[design/flow/config.mk]
export PLATFORM = sky130hd
export DESIGN_NAME = TOP_BRIDGE
export DESIGN_NICKNAME = TOP_BRIDGE
export VERILOG_FILES = /design/flow/design.v
export SDC_FILE = /design/flow/constraint.sdc
export NUM_CORES = 4
export LEC_CHECK = 0
export ABC_AREA = 0
export CAP_MARGIN = 20
export CORE_MARGIN = 2
export CORE_UTILIZATION = 72
export CTS_CLUSTER_SIZE = 26
export PLACE_DENSITY_LB_ADDON = 0.0
export SETUP_SLACK_MARGIN = 1.19
export SLEW_MARGIN = 20
[design/flow/constraint.sdc]
create_clock -name core_clock -period 4.05 [get_ports {Hclk}]
set_input_delay 0.8100 -clock core_clock [delete_from_list [all_inputs] [get_ports {Hclk}]]
set_output_delay 0.8100 -clock core_clock [all_outputs]
set_load 0.01 [all_outputs]
[design/flow/design.v]
`timescale 1ns / 1ps
module AHB_MASTER(
                     input             Hclk,
                     input             Hresetn,
                     input [1:0]       Htrans,
                     input [31:0]      Haddr,
                     input [31:0]      Hwdata,
                     input [1:0]       Hburst,
                     input             Hwrite, Hsel, Hready,
                     output reg [31:0]  Haddr_temp,
                     output reg [31:0]  Hwdata_temp,
                     output reg        valid,
                     output reg        Hwrite_temp
                 );
parameter [1:0] IDLE     = 2'b00;
parameter [1:0] BUSY     = 2'b01;
parameter [1:0] ADDRESS  = 2'b10;
parameter [1:0] TRANSFER = 2'b11;
(*MARK_DEBUG = "TRUE"*)(*KEEP = "TRUE"*)reg [1:0] present_state;
(*MARK_DEBUG = "TRUE"*)(*KEEP = "TRUE"*)reg [1:0] next_state;
reg [31:0] addr;
reg [31:0] data;
reg [3:0] count;
reg [3:0] count_next;
always @(posedge Hclk) begin
    if (Hresetn == 1'b0) begin
        addr <= 'b0;
        data <= 'b0;
    end else begin
        if(present_state == ADDRESS || present_state == TRANSFER)
        begin
            addr <= Haddr;
            data <= Hwdata;
        end
    end
end
always @(posedge Hclk) begin
    if (Hresetn == 1'b0) begin
        present_state <= IDLE;
        count <= 4'd0;
    end else begin
        present_state <= next_state;
        count <= count_next;
    end
end
always @* begin
    count_next = count;
    case(present_state)
        IDLE: begin
            if (Hsel && Htrans == 2'b01) begin
                next_state = BUSY;
            end else if (Hsel && (Htrans == 2'b10 || Htrans == 2'b11) && Hready) begin
                next_state = ADDRESS;
            end else begin
                next_state = IDLE;
            end
        end
        BUSY: begin
            if (Hsel && Htrans == 2'b10 && Hready) begin
                next_state = ADDRESS;
            end else if ((Hsel && (Htrans == 2'b01)) || (!Hready)) begin
                next_state = BUSY;
            end else begin
                next_state = IDLE;
            end
        end
        ADDRESS: begin
            if (Hsel && (Htrans == 2'b10 || Htrans == 2'b11) && Hready) begin
                next_state = TRANSFER;
            end else if ((Hsel && (Htrans == 2'b01)) || (!Hready)) begin
                next_state = BUSY;
            end else begin
                next_state = IDLE;   
            end
        end
        TRANSFER: begin
            if (!Hsel || Htrans == 2'b00) begin
                next_state = IDLE;
            end else if ((Htrans == 2'b01) || (!Hready)) begin
                next_state = BUSY;
            end else begin
                case (Hburst)
                    2'b00: next_state = ADDRESS;
                    2'b01: next_state = TRANSFER;
                    2'b10: 
                    begin
                        if(count<=3)
                        begin
                            next_state = TRANSFER;
                            count_next = count+1'b1;
                        end
                        else begin
                            next_state = ADDRESS;
                            count_next = 4'd0;
                        end
                    end
                    2'b11: 
                    begin
                        if(count<=7)
                        begin
                            next_state = TRANSFER;
                            count_next = count+1'b1;
                        end
                        else begin
                            next_state = ADDRESS;
                            count_next = 4'd0;
                        end
                    end
                    default: next_state = IDLE;  
                endcase
            end
        end
        default: begin
            next_state = IDLE;  
        end
    endcase
end
always @(posedge Hclk) begin
    case(present_state)
        IDLE: begin
            valid <= 1'b0;
            Haddr_temp  <= 'b0;
            Hwdata_temp <= 'b0;
            Hwrite_temp <= 1'b0; 
        end
        BUSY: begin
            valid <= valid;
            Haddr_temp  <= Haddr_temp;
            Hwdata_temp <= Hwdata_temp;
            Hwrite_temp <= Hwrite_temp; 
        end
        ADDRESS: begin
            valid <= valid;
            Haddr_temp  <= addr;
            if(Hburst == 2'b00)
            begin
                Hwdata_temp <= data;
                Hwrite_temp <= Hwrite;
            end
            else
            begin
                Hwdata_temp <= Hwdata_temp;
                Hwrite_temp <= Hwrite_temp; 
           end
        end
        TRANSFER: begin
            case (Hburst)
                2'b00: begin
                    valid <= 1'b1;
                    Haddr_temp <= Haddr_temp;
                    Hwdata_temp <= data;
                    Hwrite_temp <= Hwrite; 
                end
                2'b01: begin
                    valid <= 1'b1;
                    Haddr_temp <= Haddr_temp + 1'b1;  
                    Hwdata_temp <= data;  
                    Hwrite_temp <= Hwrite;
                end
                2'b10: begin
                    if (Haddr_temp < (Haddr + 4)) begin
                        valid <= 1'b1;
                        Hwdata_temp <= data;
                        Haddr_temp <=  Haddr_temp + 1'b1;
                        Hwrite_temp <= Hwrite;
                    end else begin
                        valid <= 1'b1;
                        Hwdata_temp <= data;
                        Haddr_temp <=  addr;
                        Hwrite_temp <= Hwrite;
                    end
                end
                2'b11: begin
                    if (Haddr_temp < (Haddr + 8)) begin
                        valid <= 1'b1;
                        Hwdata_temp <= data;
                        Haddr_temp <= Haddr_temp + 1'b1;  
                        Hwrite_temp <= Hwrite;
                    end else begin
                        valid <= 1'b1;
                        Hwdata_temp <= data;
                        Haddr_temp <= addr;                
                        Hwrite_temp <= Hwrite;
                    end
                end
                default: begin
                    valid <= 1'b0;
                    Haddr_temp  <= 'b0;
                    Hwdata_temp <= 'b0;
                    Hwrite_temp <= 'b0; 
                end
            endcase
        end
    endcase
end
endmodule
`timescale 1ns / 1ps
module APB_SLAVE(
input Presetn,
input Pclk,
input [32:0] addr_temp,
input [31:0] data_temp,
input [31:0] Prdata,
input transfer,
input Pready,
output reg    Psel,
output reg [31:0] Paddr,
output reg [31:0] Pdata,
output reg [31:0] rdata_temp,
output reg Pwrite,
output reg Penable
);
reg [2:0] present_state, next_state;
parameter idle  = 2'b01;
parameter setup  = 2'b10;
parameter enable = 2'b11;
always@(posedge Pclk)
begin
  if(!Presetn)
     present_state <= idle;
  else
     present_state <= next_state;
end
always@(*)
begin
next_state = idle;
case(present_state)
idle:
   begin
     if(!transfer)
        next_state = idle;
     else
        next_state = setup;
   end
setup:
    begin      
     if(Psel)
     next_state = enable;
     else
     next_state = idle;
    end
enable:
    begin
     if(Psel)
       if(transfer)
         begin
           if(Pready)
             begin
             next_state = setup;
             end
           else 
             next_state = enable;
         end
     else
       next_state = idle;
   end    
endcase
end
always @(posedge Pclk)
begin
if(!Presetn)
begin
 Psel       <= 1'b0;
 Penable    <= 1'b0;
 Paddr      <= 32'b0;
 Pdata      <= 32'b0;
 rdata_temp <= 32'b0;
 Pwrite     <= 1'b0;
end
else
case(present_state)
idle:
begin
 Psel    <= 1'b1;
 Penable <= 1'b0;
end 
setup:
 Penable <= 1'b0;
enable:
     begin
     if(Psel)
       Penable <= 1'b1;
       if(transfer)
         begin
           if(Pready)
             begin
             Paddr <= addr_temp[31:0];
             Pwrite <= addr_temp[32];
              if(addr_temp[32])
               begin
                 Pdata  <= data_temp;
                 rdata_temp  <= 'b0;
               end
               else
               begin
                 Pdata  <= Pdata;
                 rdata_temp  <= Prdata;
               end  
             end 
             end
end
endcase
end
endmodule
module FIFO_SYNC #(
    parameter WIDTH = 32,
    parameter DEPTH = 16,
    parameter AW    = 4
)(
    input                  clk,
    input                  rst,
    input      [WIDTH-1:0] din,
    input                  wr_en,
    input                  rd_en,
    output reg [WIDTH-1:0] dout,
    output                 full,
    output                 empty
);
reg [WIDTH-1:0] mem [0:DEPTH-1];
reg [AW-1:0]    wptr;
reg [AW-1:0]    rptr;
reg [AW:0]      count;
wire do_wr = wr_en && !full;
wire do_rd = rd_en && !empty;
assign full  = (count == DEPTH);
assign empty = (count == 0);
always @(posedge clk) begin
    if (do_wr)
        mem[wptr] <= din;
end
always @(posedge clk) begin
    if (rst) begin
        wptr  <= {AW{1'b0}};
        rptr  <= {AW{1'b0}};
        count <= {(AW+1){1'b0}};
        dout  <= {WIDTH{1'b0}};
    end else begin
        if (do_wr)
            wptr <= wptr + 1'b1;
        if (do_rd) begin
            rptr <= rptr + 1'b1;
            dout <= mem[rptr];
        end
        case ({do_wr, do_rd})
            2'b10:   count <= count + 1'b1;
            2'b01:   count <= count - 1'b1;
            default: count <= count;
        endcase
    end
end
endmodule
`timescale 1ns / 1ps
module FIFO_CONTROL(
                     input Hclk,
                     input Hresetn,
                     input[31:0]  Haddr_temp,
                     input[31:0]  Hwdata_temp,
                     input       valid,
                     input       Hwrite_temp,
                     input       Pready,
                     output [31:0] data_temp,
                     output [32:0] addr_temp,
                     output transfer,
                     output full
    );
    wire resetn,empty_data, wr_en,rd_en,full_data,full_addr,empty_addr;
    wire [32:0] addr_in;
    FIFO_SYNC #(.WIDTH(32)) F1(
  .rst(resetn),                   
  .clk(Hclk),                
  .din(Hwdata_temp),                   
  .wr_en(wr_en),               
  .rd_en(rd_en),               
  .dout(data_temp),                 
  .full(full_data),                 
  .empty(empty_data)               
);
FIFO_SYNC #(.WIDTH(33)) F2 (
  .rst(resetn),                   
  .clk(Hclk),                
  .din(addr_in),                   
  .wr_en(wr_en),               
  .rd_en(rd_en),               
  .dout(addr_temp),                 
  .full(full_addr),                 
  .empty(empty_addr)               
);
assign full     =  full_data || full_addr;
assign transfer = (!empty_data && !empty_addr);
assign wr_en    =  valid && Hwrite_temp;
assign rd_en    =  transfer && Pready ;
assign addr_in  =  {Hwrite_temp, Haddr_temp};
assign resetn   = !Hresetn;
endmodule
`timescale 1ns / 1ps
module TOP_BRIDGE(
   input Hclk, Hresetn,
                     input [1:0]       Htrans,
                     input [31:0]       Haddr,
                     input [31:0]       Hwdata,
                     input [1:0]       Hburst,
                     input             Hwrite,
                     input             Hsel,
                     input             Pready,
                     input [31:0]      Prdata,
                     output Psel,
                     output [31:0] Paddr,
                     output [31:0] Pdata,
                     output [31:0] rdata_temp,
                     output Pwrite,
                     output Penable
    );
                    wire [31:0]  Haddr_temp;
                    wire [31:0]  Hwdata_temp;
                    wire         valid;
                    wire         Hwrite_temp;
                    wire [31:0]  data_temp;
                    wire [32:0]  addr_temp;
                    wire         transfer;
                    wire         full;
                    wire         Hready;
                    assign Hready = !full;
                    AHB_MASTER AS (
                      .Hclk(Hclk),
                      .Hresetn(Hresetn),
                      .Htrans(Htrans),
                      .Haddr(Haddr),
                      .Hwdata(Hwdata),
                      .Hburst(Hburst),
                      .Hwrite(Hwrite), 
                      .Hsel(Hsel), 
                      .Hready(Hready),
                      .Haddr_temp(Haddr_temp),
                      .Hwdata_temp(Hwdata_temp),
                      .valid(valid),
                      .Hwrite_temp(Hwrite_temp)
                    );  
                    FIFO_CONTROL FC (
                      .Hclk(Hclk), 
                      .Hresetn(Hresetn),
                      .Haddr_temp(Haddr_temp),
                      .Hwdata_temp(Hwdata_temp),
                      .valid(valid),
                      .Hwrite_temp(Hwrite_temp),
                      .Pready(Pready),
                     .data_temp(data_temp),
                     .addr_temp(addr_temp),
                     .transfer(transfer),
                     .full(full)
                    );
                    APB_SLAVE AM (
                    .Presetn(Hresetn),
                    .Pclk(Hclk),
                    .addr_temp(addr_temp),
                    .data_temp(data_temp),
                    .Prdata(Prdata),
                    .transfer(transfer),
                    .Pready(Pready),
                    .Psel(Psel),
                    .Paddr(Paddr),
                    .Pdata(Pdata),
                    .rdata_temp(rdata_temp),
                    .Pwrite(Pwrite),
                    .Penable(Penable)
                    );
endmodule
[design/flow/run.sh]
#!/bin/bash
# the make line also repeats each setting of config.mk as NAME=value (left out here)
make -C /OpenROAD-flow-scripts/flow DESIGN_CONFIG=/design/flow/config.mk WORK_HOME=/design/flow/orfs CLKGATE_MAP_FILE= finish
==> results.json, run 1 <==
{
  "adder_share_pct": 1.959,
  "crit_cells": 16,
  "cp-end-kind": "flop",
  "max_freq_mhz": 269.4,
  "seq_power_share_pct": 53.8,
  "clock_latency_ps": 750,
  "synth_area_per_cell_um2": 16.83,
  "clock-sinks": 1371,
  "setup_ws_ps": 337.8,
  "cts_max_level": 4,
  "boundaryPins": 204,
  "io_buffers": 203,
  "grt_overflow": 0,
  "fin_util_pct": 85.10,
  "maxCapViolCount": 0,
  "grtUsageTotal_pct": 39.04,
  "hold_depth": 2,
  "drt_drc_violations_left": 0,
  "relSlewSlack_pct": 32.55,
  "finalSetupViolCount": 0,
  "hold_viol": 0,
  "hold_end": "AM.rdata_temp[23]$_SDFFE_PN0P_",
  "dp_slack_ps": -749.7,
  "vdd_drop_max_mv": 0.5231,
  "p_leak_nw": 20.79,
  "worstPathArrival_ps": 4200,
  "gp_congestion": 0.8939,
  "core_area_um2": 75820,
  "wl_per_cell_um": 31.91,
  "synthMuxAreaShare_pct": 13.33,
  "cts_made_buffers": 135,
  "sw_frac_of_total_pct": 21.47,
  "clkTransAtPathRegs_ps": 60,
  "p_clk_share_pct": 44.2,
  "comb_power_w": 0.000588,
  "warning_count": 41,
  "synthTopCellsByArea": "edfxtp_1 60%, mux4_2 13%, dfxtp_1 9.6%, nand2_1 3.4%, a21boi_0 2.1%",
  "seqCellArea_um2": 38540,
  "placed_area_um2": 59440,
  "holdWs_ps": 452.3,
  "grt_pass1_vias": 34190,
  "path_cells": "clkdlybuf4s50_1 -> and2_1 -> nand4_1 -> buf_4 -> or4_1 -> xnor2_1 -> ha_1 -> nand2_1 -> nor4_2 -> nand2_1 -> a31oi_4 -> o22ai_4 -> buf_6 -> nand2_8 -> buf_12 -> o2bb2ai_4",
  "aoi_share_pct": 4.726,
  "final-comb-area_um2": 16350,
  "yosys_cells": 3271,
  "min_path_type": "reg2reg",
  "cp.required_ps": 4530,
  "cp_max_fo": 8,
  "antenna_found_initial": 0,
  "power.switching_w": 0.006100,
  "rows": 101,
  "synth_flops": 1371,
  "ys_chip_area_um2": 55040,
  "first_iter_violations": 4044,
  "top_area_share_pct": 60.34,
  "reg2regPathDepth": 10,
  "syn_nets": 3461,
  "grt_setup_unrepaired": "true",
  "totalWireLength_mm": 150.1,
  "timing.rr.end": "AS.Haddr_temp[22]$_DFFE_PP_",
  "finalInstanceArea_um2": 64530,
  "crit_slowest_cell": "or4_1",
  "pwr.group.clock_w": 0.0126,
  "synth_warnings": 4,
  "max_stage_delay_ps": 530,
  "drv_slew": 0,
  "p_int_w": 0.02231,
  "drt-pass1-iter-count": 6,
  "p_seq_w": 0.0153,
  "fin_worst_skew_ps": 33.91,
  "cts-root-buf": "clkbuf_16",
  "top_power_group": "sequential cells",
  "yosysTopAreaCell": "edfxtp_1",
  "r2r_start": "AS.Haddr_temp[1]$_DFFE_PP_",
  "die_h_um": 280.5,
  "n_fill_cell": 3120,
  "crit_buf_inv": 4,
  "period_needed_ps": 3712,
  "synthXorXnorAreaFrac_pct": 1.671,
  "cp_top_family": "simple AND/OR/NAND/NOR gates",
  "powerDensity_nw_per_um2": 440.3,
  "setup.worst_path.start": "Haddr[22]",
  "place_hpwl_mm": 79.73,
  "vias_per_cell": 6.910,
  "die-width_um": 280.5,
  "synthCells": 3271,
  "worst_pin_slew_ps": 1009,
  "grt_max_degree": 138,
  "top_logic_kind": "multiplexers",
  "crit_end": "AS.Haddr_temp[16]$_DFFE_PP_",
  "ant_nets": 0,
  "syn2layout_area_growth_pct": 17.23,
  "async_flop_share_pct": 0,
  "fp_util_pct": 72.59,
  "outcome": "no timing/DRC/antenna violations",
  "yosysMostFrequentCell": "edfxtp_1",
  "grt_pass1_wl_mm": 220.1,
  "r2r_slack_ps": 830,
  "ctsHoldBuffers": 0,
  "combPwrFrac_pct": 2.1,
  "tritoncts": "built",
  "synthSimpleGateAreaFrac_pct": 6.592,
  "cts_buffer_depth": 3,
  "synth_cell_types": 62,
  "path_common_cell": "nand2_1",
  "dieArea_um2": 78670,
  "vias": 32490,
  "ys_seq_share_pct": 69.98,
  "netlist_area_um2": 55040,
  "min_from": "AM.rdata_temp[23]$_SDFFE_PN0P_",
  "period_used_pct": 91.66,
  "ff_type": "edfxtp_1",
  "fin_nets": 3801,
  "cp-start-kind": "input port",
  "edf_count": 1106,
  "criticalPathCategory": "in2reg",
  "ys_top_cells_by_count": "1106 x edfxtp_1, 504 x nand2_1, 325 x mux4_2"
}
## timing repair
| action | 4_1_cts | 5_1_grt |
|---|---|---|
| gates cloned | 5 | 1 |
| gates resized | 103 | 20 |
| endpoints found under the setup margin | 292 | 34 |
| setup buffers | 15 | 7 |
| pin swaps | 30 | 20 |
| endpoints found under the hold margin | 0 | 0 |
## final cells by class
type	count	share of cell area, %
sequential	1371	59.73
multi-input combinational	1675	25.35
timing repair buffer	393	6.102
clock buffer	178	5.693
tap	978	1.896
clock inverter	71	1.026
inverter	35	0.2036
antenna	1	0.003878
## through the flow
step / setup TNS, ps / total power [W] / instances
3_5_place_dp: -23060 / 0.01610 / 4424
5_1_grt: 0 / 0.02888 / 4701
2_1_floorplan: 0 / 0.01580 / 3271
3_3_place_gp: -19490 / 0.01607 / 4424
6_report: 0 / 0.02841 / 4702
4_1_cts: 0 / 0.02834 / 4693
## routing by layer
metal | track usage (%) | vias to the layer above | share of wire [%]
li1 | - | 13280 | -
met1 | 47.37 | 16330 | 32
met2 | 67.10 | 2333 | 52
met3 | 7.586 | 544 | 9.7
met4 | 20.35 | 0 | 5.7
met5 | 0 | - | 0
==> inputs of run 2 (changes only) <==
ABC_AREA = not set   (was 0)
CORE_UTILIZATION = 64   (was 72)
CTS_CLUSTER_SIZE = not set   (was 26)
PLACE_DENSITY_LB_ADDON = not set   (was 0.0)
SETUP_SLACK_MARGIN = 1.02   (was 1.19)
clock period = 3.54 ns   (was 4.05 ns; I/O delays follow)
==> run 2 against run 1 <==
Effect of this change: the layout now fails its checks (setup timing); non-clock buffer count grew 41; via count fell by 4.3%; flip-flop count stayed put; synthesized cell count stayed put; register-to-register slack worse by 490 ps; clock-buffer cell count rose by 13; die size is 12% higher; total power rose by 15%; clock skew decreased by 2.8 ps; critical endpoint is now AS.Haddr_temp[3]$_DFFE_PP_; largest cell class unchanged.
==> results.json, run 2 <==
{
  "outcome": "complete, but fails checks",
  "so_faults": "setup timing",
  "vias_per_cell": 6.332,
  "cp-end-kind": "flop",
  "synth_flops": 1371,
  "ys_seq_share_pct": 69.98,
  "cp_max_fo": 8,
  "period_needed_ps": 3885,
  "totalWireLength_mm": 136.9,
  "p_int_w": 0.02584,
  "combPwrFrac_pct": 2.1,
  "maxCapViolCount": 0,
  "seq_power_share_pct": 53.6,
  "ff_type": "edfxtp_1",
  "vias": 31100,
  "clkTransAtPathRegs_ps": 60,
  "synthMuxAreaShare_pct": 13.33,
  "synthSimpleGateAreaFrac_pct": 6.592,
  "die_h_um": 297.3,
  "max_stage_delay_ps": 520,
  "wl_per_cell_um": 27.88,
  "drv_slew": 0,
  "cts-root-buf": "clkbuf_16",
  "antenna_found_initial": 2,
  "adder_share_pct": 1.959,
  "synth_cell_types": 62,
  "cts_max_level": 4,
  "criticalPathCategory": "in2reg",
  "top_logic_kind": "multiplexers",
  "grt_overflow": 0,
  "grt_pass1_wl_mm": 205.1,
  "aoi_share_pct": 4.726,
  "powerDensity_nw_per_um2": 498.0,
  "synthCells": 3271,
  "vdd_drop_max_mv": 0.5882,
  "cp_top_family": "simple AND/OR/NAND/NOR gates",
  "yosysMostFrequentCell": "edfxtp_1",
  "io_buffers": 203,
  "fin_nets": 3844,
  "first_iter_violations": 2863,
  "comb_power_w": 0.000698,
  "hold_end": "FC.F2.dout[18]$_SDFFE_PN0P_",
  "dieArea_um2": 88360,
  "ys_chip_area_um2": 55040,
  "fin_util_pct": 76.78,
  "async_flop_share_pct": 0,
  "edf_count": 1106,
  "rows": 107,
  "hold_viol": 0,
  "reg2regPathDepth": 12,
  "r2r_slack_ps": 340,
  "seqCellArea_um2": 38560,
  "synthTopCellsByArea": "edfxtp_1 60%, mux4_2 13%, dfxtp_1 9.6%, nand2_1 3.4%, a21boi_0 2.1%",
  "synth_warnings": 4,
  "min_path_type": "reg2reg",
  "grt_setup_unrepaired": "true",
  "dp_slack_ps": -1254,
  "diodes": 0,
  "cts_made_buffers": 137,
  "grtUsageTotal_pct": 31.53,
  "tritoncts": "built",
  "grt_pass1_vias": 32390,
  "yosysTopAreaCell": "edfxtp_1",
  "drt_drc_violations_left": 0,
  "r2r_start": "AS.Haddr_temp[20]$_DFFE_PP_",
  "die-width_um": 297.3,
  "crit_buf_inv": 5,
  "p_leak_nw": 21.09,
  "core_area_um2": 85150,
  "hold_depth": 2,
  "pwr.group.clock_w": 0.0144,
  "gp_congestion": 0.8880,
  "crit_cells": 17,
  "setup.worst_path.start": "Haddr[22]",
  "syn_nets": 3461,
  "setup_tns_ps": -9831,
  "synthXorXnorAreaFrac_pct": 1.671,
  "top_area_share_pct": 60.34,
  "cp.required_ps": 4140,
  "path_cells": "clkdlybuf4s50_1 -> and2_1 -> nand4_1 -> buf_4 -> or4_1 -> xnor2_1 -> ha_1 -> nand2_1 -> nor4_4 -> nand2_1 -> o211ai_1 -> o22ai_4 -> buf_6 -> o21bai_4 -> buf_6 -> buf_16 -> o2bb2ai_2",
  "p_seq_w": 0.0175,
  "worst_pin_slew_ps": 1055,
  "finalSetupViolCount": 32,
  "worstPathArrival_ps": 4480,
  "max_freq_mhz": 257.4,
  "crit_end": "AS.Haddr_temp[3]$_DFFE_PP_",
  "fp_util_pct": 64.64,
  "netlist_area_um2": 55040,
  "yosys_cells": 3271,
  "timing.rr.end": "AS.Haddr_temp[3]$_DFFE_PP_",
  "clock_latency_ps": 760,
  "ant_nets": 0,
  "boundaryPins": 204,
  "ys_top_cells_by_count": "1106 x edfxtp_1, 504 x nand2_1, 325 x mux4_2",
  "crit_slowest_cell": "or4_1",
  "n_fill_cell": 4788,
  "synth_area_per_cell_um2": 16.83,
  "setup_ws_ps": -344.6,
  "ctsHoldBuffers": 0,
  "sw_frac_of_total_pct": 20.62,
  "place_hpwl_mm": 77.74,
  "syn2layout_area_growth_pct": 18.78,
  "top_power_group": "sequential cells",
  "grt_max_degree": 101,
  "min_from": "FC.F2.dout[18]$_SDFFE_PN0P_",
  "fin_worst_skew_ps": 31.07,
  "warning_count": 41,
  "power.switching_w": 0.006714,
  "cp-start-kind": "input port",
  "clock-sinks": 1371,
  "drt-pass1-iter-count": 5,
  "period_used_pct": 109.7,
  "relSlewSlack_pct": 29.48,
  "final-comb-area_um2": 16450,
  "p_clk_share_pct": 44.2,
  "cts_buffer_depth": 3
}
[run 2: per-stage QoR]
step	instances	hold WS (ps)	total power (W)	instance area (µm²)
floorplan	3271	406.4	0.01808	55380
global placement	4619	439.9	0.01842	59920
detailed placement	4619	445.4	0.01845	59920
CTS	4895	387.3	0.03266	65030
global route	4911	462.3	0.03334	65380
finish	4911	453.4	0.03256	65380
[run 2: layout make-up]
type	instances	area share, %
sequential	1371	58.98
clock inverter	61	1.104
clock buffer	191	5.768
inverter	35	0.2163
multi-input combinational	1675	25.16
timing repair buffer	434	6.587
tap	1144	2.189
[run 2: timing repair]
action	CTS	global route
setup buffers	18	16
pin swaps	22	36
gates cloned	6	0
setup endpoints to repair	860	75
hold endpoints to repair	0	0
gates resized	105	50
[run 2: layer usage]
metal | GRT usage (%) | share of wire [%] | vias up
met5 | 0 | 0 | -
met4 | 10.26 | 3.0 | 0
met3 | 4.221 | 6.8 | 273
met2 | 55.58 | 53 | 1408
met1 | 40.96 | 37 | 16070
li1 | - | - | 13350
==> inputs of run 3 (changes only) <==
ABC_AREA = 1   (was not set)
CAP_MARGIN = 5   (was 20)
CORE_UTILIZATION = 72   (was 64)
CTS_CLUSTER_DIAMETER = 57   (was not set)
CTS_CLUSTER_SIZE = 50   (was not set)
HOLD_SLACK_MARGIN = 0.25   (was not set)
PLACE_DENSITY = 0.64   (was not set)
SETUP_SLACK_MARGIN = 0.64   (was 1.02)
clock period = 2.66 ns   (was 3.54 ns; I/O delays follow)
==> run 3 against run 2 <==
Effect of this change: the layout still fails its checks (setup timing); clock skew rose by 32 ps; sequential share of layout area fell by 2.8 points; clock-buffer cell count fell by 96; cell count rose by 34%; critical path depth rose by 6; utilization rose by 12 points; setup slack got worse by 230 ps.
==> results.json, run 3 <==
{
  "layoutNonFillerInstCount": 6602,
  "p_leak_nw": 25.42,
  "gp_congestion": 0.9241,
  "cp_top_family": "simple AND/OR/NAND/NOR gates",
  "synth_flops": 1371,
  "cp_max_fo": 5,
  "setup.worst_path.start": "Haddr[16]",
  "p_int_w": 0.03124,
  "tritoncts": "built",
  "die_h_um": 283.9,
  "netlist_area_um2": 56410,
  "cts_made_buffers": 86,
  "fp_util_pct": 72.82,
  "crit_buf_inv": 5,
  "crit_slowest_cell": "nor4_4",
  "rows": 102,
  "n_fill_cell": 3321,
  "drt-pass1-iter-count": 7,
  "outcome": "complete, but fails checks",
  "cts_buffer_depth": 3,
  "edf_count": 1106,
  "max_freq_mhz": 309.0,
  "cts_max_level": 3,
  "async_flop_share_pct": 0,
  "fin_nets": 5677,
  "setup_tns_ps": -15320,
  "top_power_group": "sequential cells",
  "worstPathArrival_ps": 3680,
  "synth_warnings": 4,
  "final-comb-area_um2": 17100,
  "crit_cells": 23,
  "syn_nets": 5253,
  "grt_overflow": 0,
  "ant_nets": 0,
  "maxCapViolCount": 0,
  "cp-end-kind": "flop",
  "so_faults": "setup timing",
  "drt_drc_violations_left": 0,
  "path_common_cell": "nand2_1",
  "path_cells": "clkdlybuf4s15_2 -> nand2_1 -> buf_4 -> nor2_1 -> nand2_1 -> nor4_4 -> buf_4 -> nand2_1 -> xor2_1 -> ha_1 -> nand2_1 -> nor2_4 -> nand4_1 -> nor2_2 -> nand2_2 -> nand2_4 -> nand2_8 -> nand2_8 -> buf_6 -> buf_6 -> nand2_2 -> nand3_2 -> nand2_1",
  "yosysTopAreaCell": "edfxtp_1",
  "synthTopCellsByArea": "edfxtp_1 59%, dfxtp_1 9.4%, o21ai_0 7.1%, nor2_1 5.5%, o22ai_1 3.4%",
  "sw_frac_of_total_pct": 24.39,
  "seqCellArea_um2": 38560,
  "finalSetupViolCount": 33,
  "vdd_drop_max_mv": 0.6651,
  "syn2layout_area_growth_pct": 21.58,
  "vias": 45220,
  "grt_max_degree": 157,
  "ys_seq_share_pct": 68.28,
  "clock-sinks": 1371,
  "combPwrFrac_pct": 4.6,
  "worst_pin_slew_ps": 880.1,
  "ff_type": "edfxtp_1",
  "totalWireLength_mm": 180.1,
  "synthCells": 5063,
  "pwr.group.clock_w": 0.0159,
  "placed_area_um2": 62300,
  "core_area_um2": 77470,
  "synth_cell_types": 42,
  "period_needed_ps": 3236,
  "hold_end": "AS.addr[7]$_SDFFE_PN0P_",
  "synthSimpleGateAreaFrac_pct": 10.27,
  "adder_share_pct": 1.912,
  "clkTransAtPathRegs_ps": 100,
  "relSlewSlack_pct": 41.33,
  "first_iter_violations": 7517,
  "grt_pass1_vias": 42480,
  "grt_setup_unrepaired": "true",
  "comb_power_w": 0.00190,
  "synthXorXnorAreaFrac_pct": 1.056,
  "fin_worst_skew_ps": 63.06,
  "yosys_cells": 5063,
  "criticalPathCategory": "in2reg",
  "boundaryPins": 204,
  "cp-start-kind": "input port",
  "io_buffers": 203,
  "aoi_share_pct": 14.38,
  "yosysMostFrequentCell": "edfxtp_1",
  "p_seq_w": 0.0235,
  "r2r_slack_ps": -30,
  "warning_count": 42,
  "top_area_share_pct": 58.87,
  "top_logic_kind": "AND-OR/OR-AND gates",
  "place_hpwl_mm": 94.06,
  "seq_power_share_pct": 57.0,
  "ys_chip_area_um2": 56410,
  "antenna_found_initial": 8,
  "finalInstanceArea_um2": 68590,
  "r2r_start": "FC.F2.count[1]$_SDFFE_PN0P_",
  "drv_slew": 0,
  "period_used_pct": 121.7,
  "synth_area_per_cell_um2": 11.14,
  "p_clk_share_pct": 38.4,
  "dieArea_um2": 80610,
  "power_w": 0.04131,
  "wl_per_cell_um": 27.28,
  "synthMuxAreaShare_pct": 0,
  "min_path_type": "in2reg",
  "grt_pass1_wl_mm": 248.2,
  "powerDensity_nw_per_um2": 602.3,
  "reg2regPathDepth": 13,
  "hold_viol": 0,
  "fin_util_pct": 88.54,
  "setup_ws_ps": -576.5,
  "timing.rr.end": "FC.F2.count[4]$_SDFFE_PN0P_",
  "cp.required_ps": 3100,
  "hold_depth": 4,
  "place_inst": 6328,
  "grtUsageTotal_pct": 40.63,
  "cts-root-buf": "clkbuf_16",
  "min_from": "Haddr[7]",
  "die-width_um": 283.9,
  "power.switching_w": 0.01007,
  "clock_latency_ps": 700,
  "vias_per_cell": 6.850,
  "ys_top_cells_by_count": "1106 x edfxtp_1, 820 x nor2_1, 798 x o21ai_0",
  "crit_end": "AS.Haddr_temp[13]$_DFFE_PP_",
  "max_stage_delay_ps": 280
}
## run 3: through the flow
step	hold slack (ps)	setup slack, ps
after floorplan	406.4	-753.6
after global placement	437.5	-1694
after detailed placement	448.5	-1828
after CTS	265.5	-410.8
after global routing	308.8	-692.9
final	300.8	-576.5
## run 3: repair_timing
action / CTS / global route
resized: 359 / 277
pin swaps: 102 / 102
setup endpoints to repair: 1135 / 696
setup buffers: 50 / 26
hold buffers: 1 / 0
cloned: 9 / 25
endpoints found under the hold margin: 1 / 0
## run 3: layer usage
metal	global-route usage [%]	vias to the layer above	routed length (µm)
met2	63.53	4184	81800
met5	0	-	63
met1	54.17	21170	58450
met3	11.25	898	29510
met4	17.31	8	10290
li1	-	18960	-
## run 3: final cells by class
type / count / area share [%]
Inverter: 293 / 1.746
Clock buffer: 95 / 3.357
Tap cell: 1040 / 1.897
Timing Repair Buffer: 646 / 10.33
Sequential cell: 1371 / 56.22
Antenna cell: 1 / 0.003648
Timing Repair inverter: 1 / 0.01642
Clock inverter: 67 / 1.507
Multi-Input combinational cell: 3088 / 24.93
==> inputs of run 4 (changes only) <==
CAP_MARGIN = 20   (was 5)
CORE_UTILIZATION = 71   (was 72)
CTS_CLUSTER_DIAMETER = 155   (was 57)
CTS_CLUSTER_SIZE = not set   (was 50)
GPL_TIMING_DRIVEN = 1   (was not set)
HOLD_SLACK_MARGIN = not set   (was 0.25)
PLACE_DENSITY = not set   (was 0.64)
SETUP_SLACK_MARGIN = -0.23   (was 0.64)
clock period = 2.74 ns   (was 2.66 ns; I/O delays follow)
==> run 4 against run 3 <==
Effect of this change: still fails the layout checks on setup timing; synthesized cell count is the same; via count shrank 5.7%; setup slack gained 380 ps; register-to-register slack gained 140 ps; clock skew shrank 33 ps; hold slack lost 85 ps; utilization shrank 3.6 points; critical endpoint is now AS.Haddr_temp[3]$_DFFE_PP_; highest routed layer unchanged.
==> results.json, run 4 <==
{
  "finalSetupViolCount": 32,
  "synth_cell_types": 42,
  "ctsHoldBuffers": 0,
  "top_area_share_pct": 58.87,
  "relSlewSlack_pct": 35.29,
  "reg2regPathDepth": 13,
  "synthXorXnorAreaFrac_pct": 1.056,
  "r2r_slack_ps": 110,
  "core_area_um2": 78870,
  "edf_count": 1106,
  "grt_pass1_wl_mm": 237.4,
  "comb_power_w": 0.00164,
  "pwr.group.clock_w": 0.0181,
  "place_hpwl_mm": 92.28,
  "min_path_type": "in2reg",
  "synth_area_per_cell_um2": 11.14,
  "ant_nets": 0,
  "outcome": "complete, but fails checks",
  "cp-start-kind": "input port",
  "p_seq_w": 0.0229,
  "grt_overflow": 0,
  "power_w": 0.04265,
  "adder_share_pct": 1.912,
  "r2r_start": "AS.Hwrite_temp$_SDFFCE_PN0P_",
  "boundaryPins": 204,
  "criticalPathCategory": "in2reg",
  "fin_nets": 5612,
  "maxCapViolCount": 0,
  "powerDensity_nw_per_um2": 636.5,
  "wl_per_cell_um": 23.98,
  "so_faults": "setup timing",
  "synth_flops": 1371,
  "p_clk_share_pct": 42.5,
  "dieArea_um2": 81730,
  "antenna_found_initial": 4,
  "setup_ws_ps": -199.6,
  "ff_type": "edfxtp_1",
  "io_buffers": 203,
  "netlist_area_um2": 56410,
  "p_int_w": 0.03356,
  "setup_tns_ps": -5267,
  "cp-end-kind": "flop",
  "holdWs_ps": 215.6,
  "die_h_um": 285.9,
  "clock-sinks": 1371,
  "worst_pin_slew_ps": 970.7,
  "hold_viol": 0,
  "fp_util_pct": 71.53,
  "async_flop_share_pct": 0,
  "drt-pass1-iter-count": 6,
  "period_used_pct": 107.3,
  "cts_buffer_depth": 3,
  "synth_warnings": 4,
  "power.switching_w": 0.009090,
  "rows": 103,
  "yosysTopAreaCell": "edfxtp_1",
  "max_freq_mhz": 340.2,
  "cts-root-buf": "clkbuf_16",
  "totalWireLength_mm": 157.9,
  "first_iter_violations": 5863,
  "grt_setup_unrepaired": "true",
  "crit_buf_inv": 5,
  "vias": 42640,
  "synthCells": 5063,
  "drt_drc_violations_left": 0,
  "die-width_um": 285.9,
  "grt_pass1_vias": 41280,
  "min_from": "Hresetn",
  "ys_chip_area_um2": 56410,
  "aoi_share_pct": 14.38,
  "top_power_group": "sequential cells",
  "max_stage_delay_ps": 320,
  "cp.required_ps": 3240,
  "period_needed_ps": 2940,
  "syn2layout_area_growth_pct": 18.79,
  "timing.rr.end": "FC.F2.count[4]$_SDFFE_PN0P_",
  "grtUsageTotal_pct": 38.52,
  "hold_end": "FC.F2.rptr[0]$_SDFFE_PN0P_",
  "setup.worst_path.start": "Haddr[4]",
  "yosys_cells": 5063,
  "synthSimpleGateAreaFrac_pct": 10.27,
  "top_logic_kind": "AND-OR/OR-AND gates",
  "ys_top_cells_by_count": "1106 x edfxtp_1, 820 x nor2_1, 798 x o21ai_0",
  "path_common_cell": "nor2_4",
  "combPwrFrac_pct": 3.9,
  "syn_nets": 5253,
  "gp_congestion": 0.9359,
  "ys_seq_share_pct": 68.28,
  "seq_power_share_pct": 53.7,
  "hold_depth": 3,
  "vdd_drop_max_mv": 0.5754,
  "cts_max_level": 4,
  "sw_frac_of_total_pct": 21.31,
  "cp_top_family": "simple AND/OR/NAND/NOR gates",
  "tritoncts": "built",
  "fin_worst_skew_ps": 29.97,
  "cp_max_fo": 7,
  "cts_made_buffers": 134,
  "grt_max_degree": 141,
  "warning_count": 47,
  "clkTransAtPathRegs_ps": 60,
  "vias_per_cell": 6.477,
  "yosysMostFrequentCell": "edfxtp_1",
  "crit_slowest_cell": "ha_1",
  "crit_end": "AS.Haddr_temp[3]$_DFFE_PP_",
  "worstPathArrival_ps": 3440,
  "p_leak_nw": 24.31,
  "drv_slew": 0,
  "dp_slack_ps": -1511,
  "synthTopCellsByArea": "edfxtp_1 59%, dfxtp_1 9.4%, o21ai_0 7.1%, nor2_1 5.5%, o22ai_1 3.4%",
  "clock_latency_ps": 740,
  "synthMuxAreaShare_pct": 0,
  "crit_cells": 26
}
==> run 4: through the flow <==
step / cells / instance area (µm²) / utilization, %
6_report: 6583 / 67010 / 84.96
5_1_grt: 6581 / 67010 / 84.96
4_1_cts: 6580 / 66800 / 84.70
3_5_place_dp: 6316 / 62050 / 78.67
3_3_place_gp: 6316 / 62050 / 78.67
2_1_floorplan: 5063 / 56450 / -
==> run 4: area by class of cell <==
cell class	count	area, µm²
flip-flops and latches	1371	38530
multi-input cells	3088	16300
fillers	4095	11860
repair buffers	534	5403
clock buffers	193	3749
well taps	1050	1314
inverters	293	1122
clock inverters	52	585.6
diodes	2	5.005
==> run 4: layer usage <==
layer	vias up	global-route usage (%)	wire (µm)
li1	18860	-	-
met1	20260	52.57	57550
met2	3031	61.38	73720
met3	479	8.285	20540
met4	2	15.18	6038
met5	-	0	13
==> run 4: timing repair <==
action / CTS / global route
pin swaps: 57 / 41
cloned: 2 / 1
buffers inserted: 19 / 4
setup endpoints to repair: 32 / 34
gates resized: 136 / 55
==> inputs of run 5 (changes only) <==
CORE_UTILIZATION = 72   (was 71)
CTS_CLUSTER_DIAMETER = 333   (was 155)
CTS_CLUSTER_SIZE = 13   (was not set)
GPL_TIMING_DRIVEN = not set   (was 1)
PLACE_DENSITY_LB_ADDON = 0.2   (was not set)
SETUP_SLACK_MARGIN = not set   (was -0.23)
clock period = 3.44 ns   (was 2.74 ns; I/O delays follow)
==> run 5 against run 4 <==
Effect of this change: the run now finishes clean; sequential share of layout area up 1.7 points; cell count fell by 1.5%; non-clock buffer count down 56; critical path depth increased by 1.
==> results.json, run 5 <==
{
  "outcome": "no timing/DRC/antenna violations",
  "power_w": 0.03158,
  "worst_pin_slew_ps": 1005,
  "cp_max_fo": 5,
  "drv_slew": 0,
  "warning_count": 41,
  "p_int_w": 0.02486,
  "io_buffers": 203,
  "top_logic_kind": "AND-OR/OR-AND gates",
  "fp_util_pct": 72.82,
  "met3_usage_pct": 9.260,
  "vdd_drop_max_mv": 0.4509,
  "cts_made_buffers": 115,
  "power.switching_w": 0.006727,
  "powerDensity_nw_per_um2": 485.0,
  "crit_buf_inv": 7,
  "min_path_type": "in2reg",
  "relSlewSlack_pct": 33.03,
  "dieArea_um2": 80610,
  "drt-pass1-iter-count": 8,
  "clock_latency_ps": 710,
  "ctsHoldBuffers": 0,
  "seq_power_share_pct": 57.8,
  "drt_drc_violations_left": 0,
  "met1_usage_pct": 52.85,
  "comb_power_w": 0.00123,
  "cp.required_ps": 3890,
  "r2r_start": "AS.Haddr_temp[15]$_DFFE_PP_",
  "grt_busiest_layer": "met2",
  "ys_top_cells_by_count": "1106 x edfxtp_1, 820 x nor2_1, 798 x o21ai_0",
  "hold_end": "AS.addr[7]$_SDFFE_PN0P_",
  "async_flop_share_pct": 0,
  "boundaryPins": 204,
  "die-width_um": 283.9,
  "combPwrFrac_pct": 3.9,
  "yosysMostFrequentCell": "edfxtp_1",
  "adder_share_pct": 1.912,
  "top_power_group": "sequential cells",
  "netlist_area_um2": 56410,
  "reg2regPathDepth": 15,
  "ys_seq_share_pct": 68.28,
  "timing.rr.end": "AS.Haddr_temp[11]$_DFFE_PP_",
  "die_h_um": 283.9,
  "first_iter_violations": 6336,
  "maxCapViolCount": 0,
  "hold_viol": 0,
  "yosysTopAreaCell": "edfxtp_1",
  "ys_chip_area_um2": 56410,
  "synth_area_per_cell_um2": 11.14,
  "worstPathArrival_ps": 3780,
  "wl_per_cell_um": 24.31,
  "pwr.group.clock_w": 0.0121,
  "cts-root-buf": "clkbuf_16",
  "max_stage_delay_ps": 300,
  "edf_count": 1106,
  "synth_flops": 1371,
  "ff_type": "edfxtp_1",
  "cts_max_level": 3,
  "synthXorXnorAreaFrac_pct": 1.056,
  "fin_nets": 5537,
  "clock-sinks": 1371,
  "grt_pass1_wl_mm": 238.7,
  "place_hpwl_mm": 89.59,
  "r2r_slack_ps": 520,
  "fin_worst_skew_ps": 40.79,
  "cts_buffer_depth": 3,
  "crit_cells": 27,
  "antenna_found_initial": 8,
  "gp_congestion": 0.9432,
  "finalSetupViolCount": 0,
  "period_needed_ps": 3338,
  "synthTopCellsByArea": "edfxtp_1 59%, dfxtp_1 9.4%, o21ai_0 7.1%, nor2_1 5.5%, o22ai_1 3.4%",
  "grt_max_degree": 183,
  "cp-start-kind": "input port",
  "vias_per_cell": 6.605,
  "hold_depth": 4,
  "synthSimpleGateAreaFrac_pct": 10.27,
  "cp-end-kind": "flop",
  "p_clk_share_pct": 38.3,
  "aoi_share_pct": 14.38,
  "ant_nets": 0,
  "top_area_share_pct": 58.87,
  "rows": 102,
  "use_met2_pct": 60.64,
  "p_leak_nw": 23.40,
  "cp_top_family": "simple AND/OR/NAND/NOR gates",
  "yosys_cells": 5063,
  "synthMuxAreaShare_pct": 0,
  "clkTransAtPathRegs_ps": 70,
  "core_area_um2": 77470,
  "sw_frac_of_total_pct": 21.30,
  "synth_cell_types": 42,
  "synthCells": 5063,
  "grt_pass1_vias": 41820,
  "period_used_pct": 97.02,
  "vias": 42850,
  "p_seq_w": 0.0183,
  "syn_nets": 5253,
  "synth_warnings": 4,
  "n_fill_cell": 4010,
  "grtUsageTotal_pct": 38.72,
  "min_from": "Haddr[7]",
  "grt_overflow": 0,
  "max_freq_mhz": 299.6,
  "crit_slowest_cell": "ha_1",
  "criticalPathCategory": "in2reg",
  "totalWireLength_mm": 157.7,
  "layoutNonFillerInstCount": 6487,
  "crit_end": "AS.Haddr_temp[11]$_DFFE_PP_",
  "syn2layout_area_growth_pct": 15.44,
  "place_inst": 6243,
  "tritoncts": "built",
  "setup.worst_path.start": "Haddr[12]"
}
-- run 5: final cells by class --
cell class                      count  area, µm²  share of cell area (%)
Multi-Input combinational cell   3088      16140                   24.78
Clock buffer                      209       3252                   4.993
Antenna cell                        1      2.502                0.003843
Timing Repair Buffer              478       4664                   7.163
Inverter                          293       1116                   1.714
Sequential cell                  1371      38530                   59.17
Clock inverter                      7      111.4                  0.1710
Tap cell                         1040       1301                   1.998
-- run 5: metrics by stage --
| stage | utilization (%) | TNS [ps] | area [µm²] | hold WS [ps] | setup slack (ps) |
|---|---|---|---|---|---|
| finish | 84.07 | 0 | 65120 | 421.4 | 102.4 |
| global route | 84.06 | -1406 | 65120 | 437.2 | -105.9 |
| CTS | 83.84 | 0 | 64950 | 454.3 | 9.412 |
| detailed placement | 79.07 | -28400 | 61250 | 446.1 | -976.8 |
| global placement | 79.07 | -23520 | 61250 | 439.4 | -799.5 |
| floorplan | - | -2717 | 56450 | 406.4 | -130.4 |
-- run 5: routing by layer --
layer | up-vias | wire (µm)
met5 | - | 47
met4 | 8 | 6930
met3 | 603 | 23540
met2 | 3384 | 72400
met1 | 20170 | 54750
li1 | 18690 | -
-- run 5: timing repair --
action | 4_1_cts | 5_1_grt
cloned | 2 | 1
gates resized | 67 | 45
endpoints found under the setup margin | 32 | 32
pin swaps | 36 | 28
buffers inserted | 18 | 6
==> inputs of run 6 (changes only) <==
ABC_AREA = 0   (was 1)
CAP_MARGIN = 25   (was 20)
CELL_PAD_IN_SITES_DETAIL_PLACEMENT = 2   (was not set)
CORE_ASPECT_RATIO = 0.56   (was not set)
CORE_MARGIN = 10   (was 2)
CORE_UTILIZATION = 38   (was 72)
CTS_CLUSTER_DIAMETER = 155   (was 333)
CTS_CLUSTER_SIZE = not set   (was 13)
GPL_ROUTABILITY_DRIVEN = 0   (was not set)
GPL_TIMING_DRIVEN = 0   (was not set)
HOLD_SLACK_MARGIN = -0.07   (was not set)
MAX_ROUTING_LAYER = met4   (was not set)
MIN_ROUTING_LAYER = met1   (was not set)
PLACE_DENSITY_LB_ADDON = 0.21   (was 0.2)
TNS_END_PERCENT = 85   (was not set)
clock period = 7.85 ns   (was 3.44 ns; I/O delays follow)
==> run 6 against run 5 <==
Effect of this change: still clean on timing, DRC and antenna; clock power fell by 47%; hold slack better by 13 ps; sequential share of layout area shrank 0.50 points; design area rose by 0.81%; register-to-register slack improved by 2600 ps; synthesized area fell by 2.4%; via count decreased by 23%; synthesized cell count down 35%; global-route usage shrank 14 points; sequential power fell by 57%; first-iteration DRC count shrank 36%; setup slack better by 970 ps; largest power group unchanged; highest routed layer is now met4.
==> results.json, run 6 <==
{
  "outcome": "no timing/DRC/antenna violations",
  "dieArea_um2": 161100,
  "rows": 104,
  "vias": 33010,
  "yosys_cells": 3271,
  "synthCells": 3271,
  "cts_buffer_depth": 3,
  "warning_count": 33,
  "cts-root-buf": "clkbuf_16",
  "relSlewSlack_pct": 26.88,
  "tritoncts": "built",
  "r2r_slack_ps": 3120,
  "setup.worst_path.start": "Haddr[3]",
  "async_flop_share_pct": 0,
  "vias_per_cell": 5.758,
  "ctsHoldBuffers": 0,
  "cp.required_ps": 8400,
  "netlist_area_um2": 55040,
  "period_used_pct": 86.37,
  "path_cells": "clkdlybuf4s50_1 -> ha_1 -> nand4_2 -> nor4_4 -> and4_4 -> and3_1 -> buf_4 -> and2_4 -> nand3_1 -> xor2_1 -> ha_1 -> nand4_1 -> nor3_1 -> nand4_1 -> a31oi_1 -> o22ai_1 -> o21bai_2 -> buf_2 -> o2bb2ai_1",
  "wl_per_cell_um": 33.91,
  "crit_slowest_cell": "clkdlybuf4s50_1",
  "ff_type": "edfxtp_1",
  "synthSimpleGateAreaFrac_pct": 6.592,
  "timing.rr.end": "FC.F2.count[4]$_SDFFE_PN0P_",
  "cts_max_level": 4,
  "core_area_um2": 143800,
  "grt_pass1_wl_mm": 277.2,
  "power.switching_w": 0.003201,
  "crit_end": "AS.Haddr_temp[3]$_DFFE_PP_",
  "drt_drc_violations_left": 0,
  "reg2regPathDepth": 15,
  "ys_top_cells_by_count": "1106 x edfxtp_1, 504 x nand2_1, 325 x mux4_2",
  "ys_chip_area_um2": 55040,
  "worstPathArrival_ps": 7330,
  "max_freq_mhz": 147.5,
  "synth_area_per_cell_um2": 16.83,
  "maxCapViolCount": 0,
  "cp-end-kind": "flop",
  "worst_pin_slew_ps": 1097,
  "die-width_um": 528.6,
  "top_area_share_pct": 60.34,
  "ys_seq_share_pct": 69.98,
  "max_stage_delay_ps": 880,
  "crit_cells": 19,
  "grt_overflow": 0,
  "syn_nets": 3461,
  "r2r_start": "FC.F2.count[0]$_SDFFE_PN0P_",
  "n_fill_cell": 13340,
  "powerDensity_nw_per_um2": 223.4,
  "cp-start-kind": "input port",
  "yosysMostFrequentCell": "edfxtp_1",
  "first_iter_violations": 4064,
  "synthXorXnorAreaFrac_pct": 1.671,
  "p_seq_w": 0.00789,
  "p_leak_nw": 20.85,
  "crit_buf_inv": 3,
  "p_int_w": 0.01146,
  "ant_nets": 0,
  "cts_resized": 0,
  "totalWireLength_mm": 194.4,
  "seq_power_share_pct": 53.8,
  "min_path_type": "reg2reg",
  "hold_end": "AS.valid$_DFFE_PN_",
  "finalSetupViolCount": 0,
  "setup_tns_ps": 0,
  "combPwrFrac_pct": 2.1,
  "synthTopCellsByArea": "edfxtp_1 60%, mux4_2 13%, dfxtp_1 9.6%, nand2_1 3.4%, a21boi_0 2.1%",
  "top_logic_kind": "multiplexers",
  "drv_slew": 0,
  "p_clk_share_pct": 44.1,
  "vdd_drop_max_mv": 0.2376,
  "top_power_group": "sequential cells",
  "cp_top_family": "simple AND/OR/NAND/NOR gates",
  "grt_setup_unrepaired": "false",
  "post_cts.repair.setup_buffers": 0,
  "clock_latency_ps": 800,
  "synth_warnings": 4,
  "hold_viol": 0,
  "place_hpwl_mm": 135.4,
  "drt-pass1-iter-count": 5,
  "aoi_share_pct": 4.726,
  "clkTransAtPathRegs_ps": 60,
  "synth_cell_types": 62,
  "hold_depth": 0,
  "sw_frac_of_total_pct": 21.83,
  "fin_worst_skew_ps": 40.89,
  "layoutNonFillerInstCount": 5733,
  "boundaryPins": 204,
  "synth_flops": 1371,
  "grtUsageTotal_pct": 24.51,
  "fin_util_pct": 45.66,
  "power_w": 0.01466,
  "criticalPathCategory": "in2reg",
  "period_needed_ps": 6780,
  "min_from": "AS.present_state[3]$_DFF_P_",
  "syn2layout_area_growth_pct": 19.28,
  "io_buffers": 189,
  "yosysTopAreaCell": "edfxtp_1",
  "cp_max_fo": 10,
  "fp_util_pct": 38.28,
  "cts_made_buffers": 130,
  "clock-sinks": 1371,
  "edf_count": 1106,
  "pwr.group.clock_w": 0.00647,
  "place_inst": 5473,
  "fin_nets": 3899,
  "comb_power_w": 0.000304,
  "adder_share_pct": 1.959,
  "antenna_found_initial": 14,
  "grt_max_degree": 25,
  "synthMuxAreaShare_pct": 13.33,
  "die_h_um": 304.8,
  "grt_pass1_vias": 36000
}
## run 6: per-layer routing
metal	wire length (µm)	vias to the layer above	GRT usage [%]	part of all wire, %
met5	0	-	-	0
met4	5023	0	6.926	2.6
met3	19680	282	6.757	10
met2	87150	1555	35.95	45
met1	82570	17680	33.46	42
li1	-	13490	-	-
## run 6: per-stage QoR
step | area (µm²) | setup WS (ps) | hold WS (ps)
floorplan | 55040 | 2843 | 406.4
global placement | 59320 | -316.5 | 424.0
detailed placement | 61190 | 603.7 | 417.5
CTS | 65390 | 1361 | 433.2
global route | 65650 | 928.0 | 448.1
finish | 65650 | 1070 | 434.3
## run 6: area by class of cell
type | count | area [µm²] | area share [%]
Sequential cell | 1371 | 38520 | 58.67
Multi-Input combinational cell | 1675 | 15820 | 24.09
Timing Repair Buffer | 306 | 3750 | 5.712
Clock buffer | 189 | 3679 | 5.603
Tap cell | 1908 | 2387 | 3.636
Buffer | 190 | 837.1 | 1.275
Clock inverter | 53 | 520.5 | 0.7928
Inverter | 35 | 131.4 | 0.2001
Antenna cell | 6 | 15.01 | 0.02287
==> inputs of run 7 (changes only) <==
ABC_AREA = not set   (was 0)
CAP_MARGIN = 20   (was 25)
CELL_PAD_IN_SITES_DETAIL_PLACEMENT = not set   (was 2)
CORE_ASPECT_RATIO = not set   (was 0.56)
CORE_MARGIN = 2   (was 10)
CORE_UTILIZATION = 66   (was 38)
CTS_CLUSTER_DIAMETER = not set   (was 155)
GPL_ROUTABILITY_DRIVEN = not set   (was 0)
GPL_TIMING_DRIVEN = not set   (was 0)
HOLD_SLACK_MARGIN = not set   (was -0.07)
MAX_ROUTING_LAYER = not set   (was met4)
MIN_ROUTING_LAYER = not set   (was met1)
PLACE_DENSITY = 0.6   (was not set)
PLACE_DENSITY_LB_ADDON = not set   (was 0.21)
TNS_END_PERCENT = 5   (was 85)
clock period = 3.31 ns   (was 7.85 ns; I/O delays follow)
==> run 7 against run 6 <==
Effect of this change: now fails the layout checks on setup timing; cell count fell by 16%; total power rose by 140%; wire length fell by 29%; global-route usage rose by 8.1 points; die size fell by 47%; non-clock buffer count fell by 66; synthesized area did not move; combinational power rose by 140%; register-to-register slack got worse by 2900 ps; critical endpoint is now AS.Haddr_temp[25]$_DFFE_PP_; largest power group unchanged.
==> results.json, run 7 <==
{
  "core_area_um2": 82370,
  "rows": 105,
  "gp_congestion": 0.8436,
  "outcome": "complete, but fails checks",
  "pwr.group.clock_w": 0.0152,
  "yosys_cells": 3271,
  "p_clk_share_pct": 43.9,
  "ys_chip_area_um2": 55040,
  "ys_seq_share_pct": 69.98,
  "max_stage_delay_ps": 290,
  "finalSetupViolCount": 32,
  "top_power_group": "sequential cells",
  "synth_warnings": 4,
  "relSlewSlack_pct": 35.41,
  "placed_area_um2": 60100,
  "clkTransAtPathRegs_ps": 70,
  "drv_slew": 0,
  "synth_flops": 1371,
  "boundaryPins": 204,
  "power_w": 0.03456,
  "period_needed_ps": 3446,
  "synthCells": 3271,
  "vdd_drop_max_mv": 0.5091,
  "fp_util_pct": 66.82,
  "synth_area_per_cell_um2": 16.83,
  "place_hpwl_mm": 79.28,
  "path_common_cell": "and3_4",
  "yosysMostFrequentCell": "edfxtp_1",
  "path_cells": "buf_2 -> ha_2 -> and3_4 -> and3_4 -> nand3_4 -> nor4_4 -> buf_4 -> xnor2_1 -> ha_1 -> nand4_1 -> nor3_2 -> o311ai_0 -> a31oi_4 -> o22ai_4 -> o21bai_4 -> buf_6 -> buf_12 -> o2bb2ai_4",
  "grtUsageTotal_pct": 32.58,
  "worstPathArrival_ps": 4020,
  "max_freq_mhz": 290.2,
  "p_seq_w": 0.0187,
  "cp-end-kind": "flop",
  "combPwrFrac_pct": 2.1,
  "warning_count": 39,
  "synthSimpleGateAreaFrac_pct": 6.592,
  "grt_overflow": 0,
  "crit_buf_inv": 4,
  "die_h_um": 292.8,
  "top_logic_kind": "multiplexers",
  "synthTopCellsByArea": "edfxtp_1 60%, mux4_2 13%, dfxtp_1 9.6%, nand2_1 3.4%, a21boi_0 2.1%",
  "netlist_area_um2": 55040,
  "setup_ws_ps": -135.8,
  "cts_buffer_depth": 3,
  "syn2layout_area_growth_pct": 18.08,
  "r2r_start": "FC.F1.count[0]$_SDFFE_PN0P_",
  "antenna_found_initial": 1,
  "sw_frac_of_total_pct": 20.08,
  "grt_pass1_wl_mm": 203.1,
  "top_area_share_pct": 60.34,
  "worst_pin_slew_ps": 967.5,
  "seq_power_share_pct": 54.0,
  "syn_nets": 3461,
  "maxCapViolCount": 0,
  "aoi_share_pct": 4.726,
  "vias": 31250,
  "min_from": "Haddr[4]",
  "hold_viol": 0,
  "power.switching_w": 0.006940,
  "finalInstanceArea_um2": 64990,
  "wl_per_cell_um": 28.45,
  "comb_power_w": 0.000724,
  "async_flop_share_pct": 0,
  "cp_max_fo": 8,
  "ant_nets": 0,
  "grt_pass1_vias": 32530,
  "holdWs_ps": 365.8,
  "powerDensity_nw_per_um2": 531.8,
  "diodes": 0,
  "drt-pass1-iter-count": 7,
  "synth_cell_types": 62,
  "die-width_um": 292.8,
  "fin_worst_skew_ps": 28.94,
  "first_iter_violations": 3056,
  "crit_slowest_cell": "ha_1",
  "clock_latency_ps": 730,
  "setup.worst_path.start": "Haddr[2]",
  "io_buffers": 203,
  "yosysTopAreaCell": "edfxtp_1",
  "period_used_pct": 104.1,
  "p_int_w": 0.02762,
  "cp-start-kind": "input port",
  "criticalPathCategory": "in2reg",
  "grt_setup_unrepaired": "true",
  "synthMuxAreaShare_pct": 13.33,
  "edf_count": 1106,
  "synthXorXnorAreaFrac_pct": 1.671,
  "r2r_slack_ps": 250,
  "drt_drc_violations_left": 0,
  "grt_max_degree": 83,
  "min_path_type": "in2reg",
  "tritoncts": "built",
  "crit_end": "AS.Haddr_temp[25]$_DFFE_PP_",
  "so_faults": "setup timing",
  "crit_cells": 18,
  "n_fill_cell": 4250,
  "dieArea_um2": 85720,
  "cp_top_family": "simple AND/OR/NAND/NOR gates",
  "timing.rr.end": "FC.F2.count[4]$_SDFFE_PN0P_",
  "p_leak_nw": 21.10,
  "fin_util_pct": 78.90,
  "vias_per_cell": 6.476,
  "cts-root-buf": "clkbuf_16",
  "reg2regPathDepth": 13,
  "ys_top_cells_by_count": "1106 x edfxtp_1, 504 x nand2_1, 325 x mux4_2",
  "hold_depth": 4,
  "fin_nets": 3839,
  "cts_max_level": 4,
  "hold_end": "AS.addr[4]$_SDFFE_PN0P_",
  "clock-sinks": 1371,
  "ff_type": "edfxtp_1",
  "totalWireLength_mm": 137.3,
  "adder_share_pct": 1.959,
  "cp.required_ps": 3890,
  "cts_made_buffers": 136,
  "setup_tns_ps": -3556
}
[run 7: layout make-up]
cell class,instances,area (µm²),area share (%)
Clock buffer,185,3812,5.866
Clock inverter,60,559.3,0.8606
Inverter,35,131.4,0.2021
Multi-Input combinational cell,1675,16250,25.00
Sequential cell,1371,38540,59.30
Tap cell,1070,1339,2.060
Timing Repair Buffer,430,4362,6.711
[run 7: what timing repair did]
item / 4_1_cts / 5_1_grt
setup endpoints to repair: 32 / 33
resized: 69 / 63
pin swaps: 21 / 26
cloned: 3 / 2
setup buffers: 11 / 4
hold buffers: 0 / 0
[run 7: metrics by stage]
| step | cells | setup slack (ps) |
|---|---|---|
| final | 4826 | -135.8 |
| after global routing | 4826 | -288.5 |
| after CTS | 4822 | -315.9 |
| after detailed placement | 4563 | -1358 |
| after global placement | 4563 | -1219 |
| after floorplan | 3271 | -549.2 |
[run 7: metal layers]
| metal | share of wire (%) | routed length [µm] | GRT usage [%] |
|---|---|---|---|
| met4 | 4.1 | 5622 | 13.30 |
| met3 | 7.7 | 10590 | 5.471 |
| met5 | 0 | 0 | 0 |
| met1 | 36 | 49490 | 41.20 |
| met2 | 52 | 71580 | 56.58 |
==> inputs of run 8 (changes only) <==
CORE_UTILIZATION = 62   (was 66)
TNS_END_PERCENT = not set   (was 5)
clock period = 2.85 ns   (was 3.31 ns; I/O delays follow)
==> run 8 against run 7 <==
Effect of this change: the layout still fails its checks (setup timing); setup slack got worse by 550 ps; critical path depth grew 1; wire length fell by 1.4%; clock power rose by about 20%; clock skew decreased by 0.63 ps; hold slack lost 110 ps; die size rose by 6.4%; via count down 0.61%; clock-buffer cell count stayed put; highest routed layer unchanged.
==> results.json, run 8 <==
{
  "setup.worst_path.start": "Haddr[4]",
  "core_area_um2": 88240,
  "seq_power_share_pct": 53.1,
  "fin_util_pct": 74.97,
  "relSlewSlack_pct": 41.67,
  "criticalPathCategory": "in2reg",
  "so_faults": "setup timing",
  "power.switching_w": 0.008140,
  "comb_power_w": 0.000868,
  "max_stage_delay_ps": 340,
  "gp_congestion": 0.8823,
  "p_int_w": 0.03272,
  "worstPathArrival_ps": 4000,
  "cts_max_level": 4,
  "yosys_cells": 3271,
  "synth_cell_types": 62,
  "adder_share_pct": 1.959,
  "path_cells": "buf_8 -> ha_4 -> nand4_4 -> nor4_4 -> and4_4 -> and3_4 -> and2_4 -> nand4_1 -> xor2_1 -> ha_1 -> buf_4 -> a211o_1 -> a21oi_1 -> o211ai_1 -> o22ai_4 -> o21bai_4 -> buf_6 -> buf_12 -> o2bb2ai_4",
  "top_logic_kind": "multiplexers",
  "clkTransAtPathRegs_ps": 60,
  "place_hpwl_mm": 79.47,
  "cp_max_fo": 8,
  "synthTopCellsByArea": "edfxtp_1 60%, mux4_2 13%, dfxtp_1 9.6%, nand2_1 3.4%, a21boi_0 2.1%",
  "ys_top_cells_by_count": "1106 x edfxtp_1, 504 x nand2_1, 325 x mux4_2",
  "timing.rr.end": "AS.Haddr_temp[18]$_DFFE_PP_",
  "wl_per_cell_um": 27.28,
  "synthMuxAreaShare_pct": 13.33,
  "p_seq_w": 0.0217,
  "synth_warnings": 4,
  "yosysTopAreaCell": "edfxtp_1",
  "finalSetupViolCount": 32,
  "hold_viol": 0,
  "rows": 109,
  "powerDensity_nw_per_um2": 617.7,
  "first_iter_violations": 3260,
  "combPwrFrac_pct": 2.1,
  "p_clk_share_pct": 44.8,
  "pwr.group.clock_w": 0.0183,
  "edf_count": 1106,
  "period_needed_ps": 3533,
  "crit_cells": 19,
  "syn_nets": 3461,
  "clock-sinks": 1371,
  "top_power_group": "sequential cells",
  "holdWs_ps": 259.2,
  "top_area_share_pct": 60.34,
  "synthSimpleGateAreaFrac_pct": 6.592,
  "cp-end-kind": "flop",
  "synthXorXnorAreaFrac_pct": 1.671,
  "async_flop_share_pct": 0,
  "cts_made_buffers": 138,
  "fp_util_pct": 62.38,
  "boundaryPins": 204,
  "cp-start-kind": "input port",
  "r2r_slack_ps": -20,
  "crit_slowest_cell": "ha_1",
  "ctsHoldBuffers": 0,
  "yosysMostFrequentCell": "edfxtp_1",
  "drt_drc_violations_left": 0,
  "drt-pass1-iter-count": 5,
  "die_h_um": 302.0,
  "min_path_type": "in2reg",
  "die-width_um": 302.0,
  "syn2layout_area_growth_pct": 20.19,
  "hold_end": "AM.Psel$_SDFFE_PN0P_",
  "dieArea_um2": 91180,
  "maxCapViolCount": 0,
  "setup_tns_ps": -21130,
  "grt_pass1_wl_mm": 200.8,
  "clock_latency_ps": 740,
  "io_buffers": 203,
  "worst_pin_slew_ps": 874.9,
  "aoi_share_pct": 4.726,
  "synth_area_per_cell_um2": 16.83,
  "r2r_start": "AS.Haddr_temp[1]$_DFFE_PP_",
  "drv_slew": 0,
  "hold_depth": 2,
  "cp.required_ps": 3310,
  "synthCells": 3271,
  "crit_end": "AS.Haddr_temp[18]$_DFFE_PP_",
  "tritoncts": "built",
  "ys_chip_area_um2": 55040,
  "warning_count": 39,
  "cts_buffer_depth": 3,
  "grtUsageTotal_pct": 30.39,
  "diodes": 0,
  "ff_type": "edfxtp_1",
  "grt_setup_unrepaired": "true",
  "fin_worst_skew_ps": 28.31,
  "cp_top_family": "simple AND/OR/NAND/NOR gates",
  "min_from": "Hresetn",
  "ys_seq_share_pct": 69.98,
  "reg2regPathDepth": 12,
  "synth_flops": 1371,
  "outcome": "complete, but fails checks",
  "grt_pass1_vias": 31950,
  "crit_buf_inv": 4,
  "period_used_pct": 124.0,
  "grt_max_degree": 80,
  "netlist_area_um2": 55040,
  "ant_nets": 0,
  "setup_ws_ps": -682.7,
  "vias": 31060,
  "sw_frac_of_total_pct": 19.92,
  "vdd_drop_max_mv": 0.6665,
  "cts-root-buf": "clkbuf_16",
  "fin_nets": 3874,
  "grt_overflow": 0,
  "antenna_found_initial": 0,
  "max_freq_mhz": 283.1,
  "totalWireLength_mm": 135.4,
  "vias_per_cell": 6.256,
  "p_leak_nw": 21.41
}
==> run 8: layout make-up <==
| type | instances | area [µm²] |
|---|---|---|
| Multi-Input combinational cell | 1675 | 16480 |
| Timing Repair Buffer | 463 | 4922 |
| Clock buffer | 185 | 3772 |
| Clock inverter | 71 | 844.6 |
| Tap cell | 1165 | 1458 |
| Fill cell | 5079 | 22080 |
| Sequential cell | 1371 | 38550 |
| Inverter | 35 | 131.4 |
==> run 8: metal layers <==
| metal | GRT usage (%) | part of all wire (%) |
|---|---|---|
| met2 | 50.66 | 51 |
| met3 | 5.301 | 7.1 |
| met4 | 11.40 | 3.5 |
| met1 | 40.71 | 39 |
| met5 | 0 | 0 |
==> run 8: what timing repair did <==
item | in CTS | in global routing
pin swaps | 43 | 14
gates resized | 104 | 43
endpoints found under the setup margin | 36 | 35
cloned | 6 | 0
buffers inserted | 16 | 3
==> run 8: metrics by stage <==
stage / setup slack, ps / power, W / cell area, µm² / std cells
2_1_floorplan: -877.3 / 0.02245 / 55310 / 3271
3_3_place_gp: -1583 / 0.02288 / 60710 / 4686
3_5_place_dp: -1681 / 0.02292 / 60710 / 4686
4_1_cts: -583.1 / 0.04107 / 65910 / 4962
5_1_grt: -775.7 / 0.04191 / 66160 / 4965
6_report: -682.7 / 0.04086 / 66160 / 4965
Power and IR drop assume default switching activity.
